==> flow/design.v (excerpt) <==
module fpadd (
    clk, reset, start,
    a, b,
    sum, 
    done
);
Size in the first run: roughly 1,500 cells after synthesis, ~150 flip-flops, ~100 I/O pins, ~11,000 um^2 of cells after synthesis.
clock: 5.0 ns
lec_check: 0
cap_margin: 20
cell_pad_in_sites_detail_placement: 1
core_margin: 7
core_utilization: 40
cts_cluster_diameter: 393
min_routing_layer: met2
place_density: 0.46
setup_slack_margin: 0.85
slew_margin: 5
run.sh (not shown) runs the stock make flow with config.mk's settings and CLKGATE_MAP_FILE=.
The starting point completed without violations.
==> next run, changes <==
ABC_AREA = 1   (was unset)
CELL_PAD_IN_SITES_DETAIL_PLACEMENT = unset   (was 1)
CORE_MARGIN = 2   (was 7)
CORE_UTILIZATION = 70   (was 40)
CTS_CLUSTER_DIAMETER = unset   (was 393)
MIN_ROUTING_LAYER = unset   (was met2)
PLACE_DENSITY = unset   (was 0.46)
SETUP_SLACK_MARGIN = unset   (was 0.85)
SLEW_MARGIN = 20   (was 5)
clock period = 2.51 ns   (was 5.0 ns; I/O delays follow)
Sequential cell count is unchanged; critical path depth rises by 1; routed wire length drops by 1.3%.
==> next run, changes <==
ABC_AREA = 0   (was 1)
CTS_CLUSTER_SIZE = 32   (was unset)
TNS_END_PERCENT = 5   (was unset)
=> The new run aborted during 5_1_grt (GRT-0232); synthesized cell count drops by 29%; synthesized area goes down by 9.6%; die area shrinks by 9.3%.
==> next run, changes <==
ABC_AREA = unset   (was 0)
CORE_UTILIZATION = 62   (was 70)
CTS_CLUSTER_SIZE = unset   (was 32)
TNS_END_PERCENT = unset   (was 5)
clock period = 3.12 ns   (was 2.51 ns; I/O delays follow)
What happened:
- This time the run passed the timing, design-rule and antenna checks
- synthesized cell count is unchanged
- synthesized area stays the same
- die area climbs by roughly a tenth


Setup of job 9116:
fpadd again, from the RTL that the note above started with.
Design fpadd, start of the top module:
module fpadd (
    clk, reset, start,
    a, b,
    sum, 
    done
);
clock: 5.0 ns
lec_check: 0
abc_area: 1
cap_margin: 20
core_aspect_ratio: 0.5
core_margin: 2
core_utilization: 52
cts_cluster_diameter: 378
cts_cluster_size: 98
place_density: 0.37
setup_slack_margin: 0.09
slew_margin: 20
#### Input delta (job 6387 over job 9116)
==> flow/config.mk <==
export PLATFORM = sky130hd
export DESIGN_NAME = fpadd
export DESIGN_NICKNAME = fpadd
export VERILOG_FILES = /design/flow/design.v
export SDC_FILE = /design/flow/constraint.sdc
export NUM_CORES = 4
export LEC_CHECK = 0
export CAP_MARGIN = 20
export CORE_MARGIN = 2
export CORE_UTILIZATION = 21
export SLEW_MARGIN = 20
==> flow/constraint.sdc <==
create_clock -name core_clock -period 5.2 [get_ports {clk}]
set_input_delay 1.0400 -clock core_clock [delete_from_list [all_inputs] [get_ports {clk}]]
set_output_delay 1.0400 -clock core_clock [all_outputs]
set_load 0.01 [all_outputs]
Notes after the runs:
- Job 6387 ends up with a largest fanout of any net on the critical path that is 7 lower than in job 9116.
- In the tables for job 9116 and job 6387, worst setup slack reads higher with job 9116.
- [compare] base=job 9116 new=job 6387: Yosys chip area now sits lower, largest stage delay on the critical path now sits lower, die span in y now sits higher.
- For job 6387, the critical path's slowest cell was nand2_1, unlike job 9116, where it was dfxtp_1.
Modified inputs, job 6117 compared to job 6387
-- flow/config.mk --
<<< job 6387, line 6
export NUM_CORES = 4
export LEC_CHECK = 0
export CAP_MARGIN = 20
export CORE_MARGIN = 2
export CORE_UTILIZATION = 21
export SLEW_MARGIN = 20
>>> job 6117, line 6
export NUM_CORES = 4
export LEC_CHECK = 0
export ABC_AREA = 0
export CAP_MARGIN = 20
export CORE_MARGIN = 2
export CORE_UTILIZATION = 70
export CTS_CLUSTER_SIZE = 23
export SLEW_MARGIN = 20
==> flow/constraint.sdc <==
create_clock -name core_clock -period 2.06 [get_ports {clk}]
set_input_delay 0.4120 -clock core_clock [delete_from_list [all_inputs] [get_ports {clk}]]
set_output_delay 0.4120 -clock core_clock [all_outputs]
set_load 0.01 [all_outputs]
[summary]
The flow did not stop early for job 6387: all stages ran, and the layout cleared the timing, design-rule and antenna checks.
Status(job 6117) = ERROR, stage = clock tree synthesis
The standard cell area after detailed placement reported for job 6117 is greater than that of job 6387 by 19%.
[job 6117] share of the core filled by cells before placement rose 50 points relative to job 6387
Standard-cell row count delta for job 6117 relative to job 6387: 38 lower
Synthesized area: job 6117 vs job 6387 identical
Synthesis area per yosys came out exactly the same in job 6117 and job 6387.
The following lists how job 8705 was set up differently from job 6117:
==> flow/config.mk <==
export PLATFORM = sky130hd
export DESIGN_NAME = fpadd
export DESIGN_NICKNAME = fpadd
export VERILOG_FILES = /design/flow/design.v
export SDC_FILE = /design/flow/constraint.sdc
export NUM_CORES = 4
export LEC_CHECK = 0
export CAP_MARGIN = 20
export CORE_MARGIN = 2
export CORE_UTILIZATION = 55
export SLEW_MARGIN = 20
==> flow/constraint.sdc <==
create_clock -name core_clock -period 3.66 [get_ports {clk}]
set_input_delay 0.7320 -clock core_clock [delete_from_list [all_inputs] [get_ports {clk}]]
set_output_delay 0.7320 -clock core_clock [all_outputs]
set_load 0.01 [all_outputs]
Delta (job 8705 minus job 6117): horizontal die dimension +about 12%; final weighted congestion in routability-driven placement lost 13%; detailed placement HPWL saw a decrease; gate count after technology mapping closely matched the old numbers. Die area (job 6117 / job 8705): 0.79. Taking job 6117 as the reference, in job 8705 number of standard-cell rows in the floorplan shows an increase of 13%; standard cell area after detailed placement fell by about 18%; die boundary height went up 12%. Per the final summary, job 8705 finished and its layout is clean on timing, DRC and antenna. Job 8705 -> job 6117: synthesized area delta 0, exact match. Job 8705 vs. job 6117: initial core utilization moved down, post-placement setup slack moved up.


The RTL this note starts from:
==> flow/design.v <==
module fpadd (
    clk, reset, start,
    a, b,
    sum, 
    done
);
    input clk, reset, start;
    input [31:0] a, b;
    output [31:0] sum;
    output done;
    reg sign_a, sign_b, sign_r;
    reg [7:0] exp_a, exp_b, exp_r;
	reg [25:0] mant_a, mant_b;
    reg [25:0] mant_r;
	reg [31:0] sum;  
	reg done;
    reg [23:0] mant_sum;
    parameter IDLE = 3'b000;
    parameter SIGN = 3'b001;
    parameter SHIFT = 3'b010;
    parameter ADD = 3'b011;
	parameter RESSIGN = 3'b100;
    parameter NORM = 3'b101;
    parameter SEARCH = 3'b110;
	parameter FIN = 3'b111;
    reg[2:0] pres_state;
	always @(posedge clk) begin
	    if(reset) begin
			exp_a <= 0; exp_b <= 0; exp_r <= 0;
			mant_a <= 0; mant_b <= 0; mant_r <= 0;
			sign_a <= 0; sign_b <= 0; sign_r <= 0;
			done <= 0; sum <= 0; mant_sum <= 0;
    	end
    	else if(start) begin
	    	sign_a <= a[31];
	    	sign_b <= b[31];
			exp_a <= a[30:23];
			exp_b <= b[30:23];
			mant_a <= {3'b001, a[22:0]};  
			mant_b <= {3'b001, b[22:0]};  
	    	done <= 0;
	    	pres_state <= IDLE;
	    end
	    else begin
	    	case(pres_state)
			IDLE:  
	    	begin
		    	if ((exp_a == 8'b0) && (mant_a[22:0] == 22'b0 && mant_a[23] == 1'b1)) begin
					sum <= {sign_b, exp_b, mant_b[22:0]};
					done <= 1;
					pres_state <= FIN;
		    	end
	    		else if ((exp_b == 8'b0) && (mant_b[22:0] == 22'b0 && mant_b[23] == 1'b1)) begin
					sum <= {sign_a, exp_a, mant_a[22:0]};
					done <= 1;
					pres_state <= FIN;
		    	end
				else if (exp_a == 8'b11111111) begin
					sum <= {sign_a, exp_a, mant_a[22:0]};
					done <= 1;
					pres_state <= FIN;
				end
				else if (exp_b == 8'b11111111) begin
					sum <= {sign_b, exp_b, mant_b[22:0]};
					done <= 1;
					pres_state <= FIN;
				end
				else begin
					pres_state <= SIGN;
				end
			end	
			SIGN:  
			begin
				if (sign_a) begin
					mant_a <= ~mant_a + 1;
				end	
				if (sign_b) begin
					mant_b <= ~mant_b + 1;
				end	
				pres_state <= SHIFT;
			end
			SHIFT:  
			begin
				if(exp_a > exp_b) begin
					mant_b <= {sign_b, mant_b[25:1]};  
					exp_b <= exp_b + 1;
					exp_r <= exp_a;
				end
				else if(exp_a < exp_b) begin
					mant_a <= {sign_a, mant_a[25:1]};  
					exp_a <= exp_a + 1;
					exp_r <= exp_b;
				end
				else
					exp_r <= exp_a;
				pres_state <= (exp_a == exp_b) ? ADD : pres_state;
			end
			ADD:  
			begin
				mant_r <= mant_a + mant_b;
				pres_state <= RESSIGN;
			end
			RESSIGN:  
			begin
				if (mant_r[25] == 1) begin
					sign_r <= 1;
					mant_r <= -mant_r;
				end else begin
					sign_r <= 0;
				end
				pres_state <= NORM;
			end
			NORM:  
			begin
				if (mant_r == 0) begin
					exp_r <= 0;
					pres_state <= FIN;
				end else if ((mant_r[24] == 0) && (mant_r[23] == 1)) begin
					pres_state <= FIN;
				end else if (mant_r[24] == 1) begin
					mant_r <= mant_r >> 1;
					exp_r  <= exp_r + 1;
					pres_state <= FIN;
				end else
					pres_state <= SEARCH;
			end
			SEARCH:  
			begin
				if(mant_r[23] != 1) begin
					mant_r <= mant_r << 1;
					exp_r  <= exp_r - 1;
					pres_state <= SEARCH;
				end else
					pres_state <= FIN;
			end
			FIN:
			begin
				if (!done) begin
					sum <= {sign_r, exp_r, {mant_r[22:0]}};
					done <= 1;
				end
			end
			endcase
	    end
	end
endmodule
clock: 1.96 ns
lec_check: 0
cap_margin: 20
core_margin: 2
core_utilization: 72
cts_cluster_diameter: 258
cts_cluster_size: 98
place_density: 0.39
slew_margin: 20
tns_end_percent: 10
The baseline aborted during 4_1_cts (DPL-0038).
Then changed:
--- a/flow/config.mk
+++ b/flow/config.mk
@@ -7,0 +8 @@
+export ABC_AREA = 0
@@ -11,3 +12,3 @@
-export CTS_CLUSTER_DIAMETER = 258
-export CTS_CLUSTER_SIZE = 98
-export PLACE_DENSITY = 0.39
+export CTS_CLUSTER_SIZE = 73
+export HOLD_SLACK_MARGIN = -0.08
+export PLACE_DENSITY = 0.95
@@ -15 +15,0 @@
-export TNS_END_PERCENT = 10
==> flow/constraint.sdc (replaced) <==
create_clock -name core_clock -period 2.67 [get_ports {clk}]
set_input_delay 0.5340 -clock core_clock [delete_from_list [all_inputs] [get_ports {clk}]]
set_output_delay 0.5340 -clock core_clock [all_outputs]
set_load 0.01 [all_outputs]
With this change the flow aborted during 5_1_grt (GRT-0232). Synthesized area does not change. Synthesized cell count is unchanged. Die area is unchanged.
Then changed:
--- a/flow/config.mk
+++ b/flow/config.mk
@@ -12,3 +12,3 @@
-export CTS_CLUSTER_SIZE = 73
-export HOLD_SLACK_MARGIN = -0.08
-export PLACE_DENSITY = 0.95
+export CTS_CLUSTER_DIAMETER = 373
+export CTS_CLUSTER_SIZE = 100
+export PLACE_DENSITY = 0.42
==> flow/constraint.sdc (replaced) <==
create_clock -name core_clock -period 2.49 [get_ports {clk}]
set_input_delay 0.4980 -clock core_clock [delete_from_list [all_inputs] [get_ports {clk}]]
set_output_delay 0.4980 -clock core_clock [all_outputs]
set_load 0.01 [all_outputs]
After rerunning: Now the flow aborted during 4_1_cts; synthesized cell count does not change; area after synthesis does not change; die size stays the same.
Then changed:
--- a/flow/config.mk
+++ b/flow/config.mk
@@ -9 +9 @@
-export CAP_MARGIN = 20
+export CAP_MARGIN = 0
@@ -14 +13,0 @@
-export PLACE_DENSITY = 0.42
@@ -15,0 +15 @@
+export TNS_END_PERCENT = 5
- This time the run died in 5_1_grt (GRT-0232)
- die area does not change
- synthesized area stays the same
- synthesized cell count does not change


## v53
RTL: the design.v shown in full above, as it stands there.
clock: 2.17 ns
lec_check: 0
abc_area: 0
cap_margin: 5
core_margin: 2
core_utilization: 57
cts_cluster_size: 20
gpl_routability_driven: 1
place_density_lb_addon: 0.22
slew_margin: 20
tns_end_percent: 70
Stage in which a tool error killed v53: global routing (5_1_grt).
[inputs] v39 vs v53
==> flow/config.mk <==
export PLATFORM = sky130hd
export DESIGN_NAME = fpadd
export DESIGN_NICKNAME = fpadd
export VERILOG_FILES = /design/flow/design.v
export SDC_FILE = /design/flow/constraint.sdc
export NUM_CORES = 4
export LEC_CHECK = 0
export ABC_AREA = 1
export CAP_MARGIN = 40
export CORE_MARGIN = 2
export CORE_UTILIZATION = 69
export CTS_CLUSTER_DIAMETER = 366
export CTS_CLUSTER_SIZE = 20
export GPL_ROUTABILITY_DRIVEN = 1
export SETUP_SLACK_MARGIN = -0.18
export SLEW_MARGIN = 20
export TNS_END_PERCENT = 70
==> flow/constraint.sdc <==
create_clock -name core_clock -period 2.58 [get_ports {clk}]
set_input_delay 0.5160 -clock core_clock [delete_from_list [all_inputs] [get_ports {clk}]]
set_output_delay 0.5160 -clock core_clock [all_outputs]
set_load 0.01 [all_outputs]
==> results <==
v39 ran in full, but the layout does not pass; the checks complain about negative setup slack.
v53 → v39: portion of netlist area occupied by mux cells moved down, number of nets produced by synthesis moved up, number of top-level pins level.
In the metrics for v39 and v53, the one carrying the lower mean area per synthesized cell is v39.
Of v39 and v53, v53 shows the lower number of instances in the placed design, with v39 above it.
Per the comparison of v39 with v53, total of cells resized after clock tree synthesis fell by 200; chip area from the yosys synthesis statistics rose by 0.0012 sq mm; synthesized area rose by 0.0012 sq mm; number of placement rows fell by 2.
v53 -> v39: horizontal die dimension decreased by a few percent
When v39 is set beside v53, its synthesized cell count turns out to be 40% larger.
Setup changes, v39 to v6
==> flow/config.mk <==
export PLATFORM = sky130hd
export DESIGN_NAME = fpadd
export DESIGN_NICKNAME = fpadd
export VERILOG_FILES = /design/flow/design.v
export SDC_FILE = /design/flow/constraint.sdc
export NUM_CORES = 4
export LEC_CHECK = 0
export ABC_AREA = 0
export CAP_MARGIN = 5
export CORE_MARGIN = 2
export CORE_UTILIZATION = 70
export CTS_CLUSTER_SIZE = 20
export GPL_ROUTABILITY_DRIVEN = 0
export SLEW_MARGIN = 20
export TNS_END_PERCENT = 70
==> flow/constraint.sdc <==
create_clock -name core_clock -period 3.34 [get_ports {clk}]
set_input_delay 0.6680 -clock core_clock [delete_from_list [all_inputs] [get_ports {clk}]]
set_output_delay 0.6680 -clock core_clock [all_outputs]
set_load 0.01 [all_outputs]
## What came out
v6 against v39: power decreased about 45%; combinational group share of total power has decreased; cell count shrank by 27%; count of multi-input combinational gates decreased by 481 relative to the old numbers.
Re area share of and-or/or-and cells after synthesis: v39 and v6 aren't equal, and the lower value belongs to v39.
Going from v39 to v6, number of logic stages on the critical path including buffering lost 2, half-perimeter wire length after detailed placement lost about 23%, flip-flop and latch share of the layout cell area picked up an extra 2.0 points.
v6 closes out successfully: all stages finished, all timing, DRC and antenna checks passed.
Compared with v39, in v6 hold-fix buffer count after cts flat; non-clock buffer instance count of the final layout up about 6%.
Edits applied to the flow inputs when going from v6 to v46:
-- flow/config.mk --
<<< v6, line 10
export CORE_MARGIN = 2
export CORE_UTILIZATION = 70
export CTS_CLUSTER_SIZE = 20
export GPL_ROUTABILITY_DRIVEN = 0
export SLEW_MARGIN = 20
>>> v46, line 10
export CORE_MARGIN = 2
export CORE_UTILIZATION = 58
export CTS_CLUSTER_DIAMETER = 96
export CTS_CLUSTER_SIZE = 20
export GPL_ROUTABILITY_DRIVEN = 1
export PLACE_DENSITY_LB_ADDON = 0.22
export SLEW_MARGIN = 20
==> flow/constraint.sdc <==
create_clock -name core_clock -period 2.5 [get_ports {clk}]
set_input_delay 0.5000 -clock core_clock [delete_from_list [all_inputs] [get_ports {clk}]]
set_output_delay 0.5000 -clock core_clock [all_outputs]
set_load 0.01 [all_outputs]
## What came out
- Comparing v46 and v6, the one run not ending clean was v46.
- Total power in v46 is 3.0 mW higher than in v6
- For the global router's overall resource usage, v46 came in 3.6 points lower than v6 did.
- exp_r[0] as the destination of the critical timing path was reported by v6, and sum[18] by v46.
- v46 — length of routed met3 wiring about 20% higher, v6 as reference


Setup of run a:
// fpadd: RTL as listed in full above, without the edits since
Settings: LEC_CHECK=0, ABC_AREA=0, CAP_MARGIN=20, CORE_MARGIN=2, CORE_UTILIZATION=69, CTS_CLUSTER_SIZE=23, HOLD_SLACK_MARGIN=-0.08, SETUP_SLACK_MARGIN=0.43, SLEW_MARGIN=20; clock period 2.67 ns.
The log for run a ends in global routing with error GRT-0116, so the run never completed.
What run b does differently from run a at the input level:
- swapping 0 for 1 in ABC_AREA
- swapping 23 for 73 in CTS_CLUSTER_SIZE
- clearing SETUP_SLACK_MARGIN, which used to be 0.43
==> results <==
- The flow for run b finished, though final verification flagged negative setup slack.
- Die size: run b exceeds run a
- Run a → run b: post-synthesis instance area rose about 10%; routability congestion estimate from global placement rose 13%.
Power and IR drop assume default switching activity.
